## alpha
==> flow/design.v (excerpt) <==
module  CED(
  input  clk,
  input  rst,
  input  enable,
  output reg ird,
  input  [7:0] idata,	
  output reg [13:0] iaddr,
  output reg cwr_mag_0,
  output reg [12:0] cdata_mag_wr0,
  output reg crd_mag_0,
  input  [12:0] cdata_mag_rd0,
  output reg [13:0] caddr_mag_0,
  output reg cwr_ang_0,
  output reg [12:0] cdata_ang_wr0,
  output reg crd_ang_0,
  input  [12:0] cdata_ang_rd0,
  output reg [13:0] caddr_ang_0,
  output reg cwr1,
  output reg [12:0] cdata_wr1,
  output reg crd1,
  input  [12:0] cdata_rd1,
  output reg [13:0] caddr_1,
  output reg cwr2,
  output reg [12:0] cdata_wr2,
  output reg [13:0] caddr_2,
  output done
);
Size: roughly 2400 cells after synthesis, roughly 390 flip-flops, ~23000 µm² of cells after synthesis.
==> flow/config.mk <==
export PLATFORM = sky130hd
export DESIGN_NAME = CED
export DESIGN_NICKNAME = CED
export VERILOG_FILES = /design/flow/design.v
export SDC_FILE = /design/flow/constraint.sdc
export NUM_CORES = 4
export LEC_CHECK = 0
export CAP_MARGIN = 20
export CORE_MARGIN = 2
export CORE_UTILIZATION = 68
export CTS_CLUSTER_SIZE = 36
export SLEW_MARGIN = 20
==> flow/constraint.sdc <==
create_clock -name core_clock -period 3.37 [get_ports {clk}]
set_input_delay 0.6740 -clock core_clock [delete_from_list [all_inputs] [get_ports {clk}]]
set_output_delay 0.6740 -clock core_clock [all_outputs]
set_load 0.01 [all_outputs]
run.sh (not shown) runs the stock make flow with config.mk's settings and CLKGATE_MAP_FILE=.
alpha finished all stages; however, its layout fails the closing checks, the failures being negative setup slack.
#### Input delta (beta over alpha)
- CTS_CLUSTER_SIZE no longer set, was 36
- CORE_UTILIZATION now 66, was 68
- the clock period (ns, I/O delays scaled along) now 4.14, was 3.37
==> results <==
The shortest period the worst path allows in beta was lower than what alpha gave.
Layout checks on beta: not met. Flow itself completed; violations: negative setup slack.
Final critical-path share of the clock period down 61 points in beta wrt alpha
Against alpha, depth of the most critical reg-to-reg path in beta rose by more than 10%.
Inputs modified between beta and gamma:
- CORE_UTILIZATION: 66 -> 29
- the clock period (ns, I/O delays scaled along): 4.14 -> 4.76
- gamma reached the final stage; the timing, DRC and antenna checks on its layout passed.
- Comparing gamma and beta, share of the final layout cell area in sequential cells is higher on gamma.
- Going from beta to gamma, wire length shrank by a few percent.
- As far as flip-flop count goes, gamma and beta are indistinguishable; the numbers are identical.
- Looking at tightest hold margin across both flows, gamma is the weaker of the two, with beta ahead.
- Compared with beta, in gamma tally of clock buffers in the finished layout grew by 7, routed metal-1 wirelength moved up, non-clock buffer count shrank by about 30%.
- A worst setup path startpoint of idata_buffer_y[0] is what beta shows, while mag1_0[1] belongs to gamma.
- Note that the overall power after layout recorded for gamma amounts to 0.916 times the value seen in beta.
- Of gamma and beta, it is gamma that has the lower fraction of standard cell area in multi-input logic.
- Compare gamma and beta | fraction of power consumed by combinational cells higher: beta
- Taking beta as the reference point, the setup slack of gamma rises by 0.48 ns.
#### Input delta (delta over gamma)
- CTS_CLUSTER_DIAMETER newly set to 299
- PLACE_DENSITY newly set to 0.37
- CORE_UTILIZATION changed from 29 to 58
- the clock period (ns, I/O delays scaled along) changed from 4.76 to 4.23
--- outcome ---
Final checks on delta, whose flow otherwise completed, came back failing, citing negative setup slack. Summary of delta over gamma: met3 wire length moved up, clock buffer count moved down. Diff gamma..delta | number of logic inverters in the finished layout | unchanged. When delta is measured against gamma, its delay of the slowest critical-path stage turns out 0.04 ns lower. Between delta and gamma, the total detailed-routing wirelength is lower for delta. On delta: final estimated routing congestion in global placement is about 4% higher than what gamma gave. Diff gamma -> delta: sequential share of layout area essentially unchanged, area growth from synthesis to final layout essentially unchanged.
Changes in epsilon relative to delta:
- removing PLACE_DENSITY (formerly 0.37)
- removing CTS_CLUSTER_DIAMETER (formerly 299)
- changing CORE_UTILIZATION from 58 to 40
- setting CELL_PAD_IN_SITES_DETAIL_PLACEMENT to 2 for the first time
- changing the clock period (ns, I/O delays scaled along) from 4.23 to 2.89
==> results <==
epsilon got as far as clock tree synthesis, where a tool error ended the run.
Going from delta to epsilon, die height grows by about 20%.
Higher number of cells in the design after placement goes to epsilon over delta.
Relative to delta, the detailed-placement wirelength estimate measured on epsilon has increased by more than half.
Total cell area at the placement stage: higher on epsilon
Going from delta to epsilon, area of the core grew by more than a quarter.
Synthesized cell count: delta vs epsilon identical


build 54:
Starting RTL as in the previous note.
clock: 2.7 ns
lec_check: 0
abc_area: 1
cap_margin: 20
core_margin: 2
core_utilization: 72
cts_cluster_diameter: 373
setup_slack_margin: -0.28
slew_margin: 20
Build 54 did not finish; the tool stopped in clock tree synthesis with error DPL-0033.
Modified inputs, build 19 compared to build 54
# build 54
export LEC_CHECK = 0
export ABC_AREA = 1
export CAP_MARGIN = 20
export CORE_MARGIN = 2
export CORE_UTILIZATION = 72
export CTS_CLUSTER_DIAMETER = 373
export SETUP_SLACK_MARGIN = -0.28
export SLEW_MARGIN = 20
create_clock -name core_clock -period 2.7 [get_ports {clk}]
# build 19
export LEC_CHECK = 0
export CAP_MARGIN = 0
export CORE_MARGIN = 2
export CORE_UTILIZATION = 72
export SLEW_MARGIN = 20
create_clock -name core_clock -period 4.14 [get_ports {clk}]
## What came out
Diff build 54 -> build 19 | chip area estimate from yosys synthesis | decrease of 5.3%. What the final checks of build 19 revealed, after a flow that finished every stage, was a layout that fails on negative setup slack. Synthesized instance count came out lower on build 19 than on build 54. Against build 54, die area in build 19 fell by a few percent.
Edits applied to the flow inputs when going from build 19 to build 92:
# build 19
export LEC_CHECK = 0
export CAP_MARGIN = 0
export CORE_MARGIN = 2
export CORE_UTILIZATION = 72
export SLEW_MARGIN = 20
create_clock -name core_clock -period 4.14 [get_ports {clk}]
# build 92
export LEC_CHECK = 0
export ABC_AREA = 1
export CAP_MARGIN = 20
export CORE_MARGIN = 2
export CORE_UTILIZATION = 72
export PLACE_DENSITY_LB_ADDON = 0.24
export SLEW_MARGIN = 20
create_clock -name core_clock -period 4.21 [get_ports {clk}]
Findings:
From build 19 to build 92 the numbers moved as follows: total leakage power saw an increase, number of global-route vias before repair saw a decrease, fraction of the cycle the final worst path needs saw a decrease, pin count of the biggest net entering global routing saw a decrease. In the tables for build 19 and build 92, proportion of cell area occupied by registers reads lower with build 19. Build 92: done, clean on timing, DRC and antenna. Measured against each other, build 19 and build 92 differ in wire length reported by the detailed router, the lower figure coming from build 92. Build 92 has more setup slack than build 19. In the reports for build 19 and build 92, the smaller overall die height belongs to build 19. met5 as the highest metal layer with signal wires was reported by build 19, and met4 by build 92. On build 92: via total after detailed routing is 157 lower than what build 19 gave.


== v46 ==
Starting RTL as in the previous note.
export LEC_CHECK = 0
export CAP_MARGIN = 10
export CELL_PAD_IN_SITES_DETAIL_PLACEMENT = 0
export CELL_PAD_IN_SITES_GLOBAL_PLACEMENT = 3
export CORE_ASPECT_RATIO = 1.51
export CORE_MARGIN = 9
export CORE_UTILIZATION = 62
export GPL_ROUTABILITY_DRIVEN = 1
export GPL_TIMING_DRIVEN = 0
export MAX_ROUTING_LAYER = met4
export MIN_ROUTING_LAYER = met2
export PLACE_DENSITY_LB_ADDON = 0.19
export SETUP_SLACK_MARGIN = 1.14
export SLEW_MARGIN = 5
export TNS_END_PERCENT = 10
create_clock -name core_clock -period 4.62 [get_ports {clk}]
The flow ended early for v46: it failed with a tool error in global placement without I/O (3_1_place_gp_skip_io).
> inputs changed (v46 -> v53)
- CORE_MARGIN now 2, was 9
- CAP_MARGIN now 20, was 10
- MIN_ROUTING_LAYER no longer set, was met2
- CELL_PAD_IN_SITES_GLOBAL_PLACEMENT no longer set, was 3
- SETUP_SLACK_MARGIN no longer set, was 1.14
- GPL_TIMING_DRIVEN no longer set, was 0
- CORE_ASPECT_RATIO no longer set, was 1.51
- SLEW_MARGIN now 20, was 5
- TNS_END_PERCENT no longer set, was 10
- CORE_UTILIZATION now 29, was 62
- GPL_ROUTABILITY_DRIVEN no longer set, was 1
- CELL_PAD_IN_SITES_DETAIL_PLACEMENT no longer set, was 0
- PLACE_DENSITY_LB_ADDON no longer set, was 0.19
- MAX_ROUTING_LAYER no longer set, was met4
- the clock period (ns, I/O delays scaled along) now 7.5, was 4.62
==> results <==
- v53 was carried through to the last stage, and its layout satisfied the timing, DRC and antenna checks.
- For the initial core utilization, v53 came in 34 points lower than v46 did.
- Re tally of unique sky130hd cells used after synthesis: no difference whatsoever between v53 and v46.
- Compared with v46, in v53 area of the mapped netlist stayed essentially flat, total core area went up about 120%, chip width climbed 63%.
- Re synthesized netlist cell count: no difference whatsoever between v46 and v53.
- Vertical die dimension in v53 vs v46: up about 12%
- The die used by v53 is larger than the one used by v46.
- On number of cell rows, the lower figure sits with v46, not v53.
Input changes introduced in v28 (baseline for comparison: v53):
- CORE_UTILIZATION now 72, was 29
- PLACE_DENSITY now 0.65, previously not set
- TNS_END_PERCENT now 75, previously not set
- the clock period (ns, I/O delays scaled along) now 4.14, was 7.5
==> results <==
Complete run, failing final checks: v28, reason negative setup slack.
Taking v53 as the reference, in v28 area fraction in mux cells shows no meaningful change, total length of routed wires shows an increase of 36%, biggest fanout along the worst timing path shows a reduction of 8, finished layout cell area shows an increase of 3.0%, final design utilization shows an increase of 56 points.
Between v28 and v53, clock buffer count is lower for v28, v53 comes in above that.
v53 ended up with nor3_1 as its master of the slowest instance on the critical path; v28 ended up with dfrtp_1.
Modified inputs, v34 compared to v28
- setting ABC_AREA to 1 for the first time
- removing TNS_END_PERCENT (formerly 75)
- setting CTS_CLUSTER_SIZE to 92 for the first time
- changing PLACE_DENSITY from 0.65 to 0.35
- changing the clock period (ns, I/O delays scaled along) from 4.14 to 3.59
Findings:
[v34] flow finished | final checks: failed | reasons: negative setup slack
The run showing the greater worst hold path stage count is v28.
v34 vs v28, hold slack went down by 14 ps.
Going from v28 to v34, largest stage delay on the critical path grew by 20 ps, met2 wire length has decreased.
Relative to v28, total global routing track utilization increased by 0.37 points in v34.
Where minimum setup slack in the final design is concerned, v28 is better than v34.
[v34] cell-internal power rose 1.2 mW relative to v28
Power is estimated from default activity; no workload was simulated.
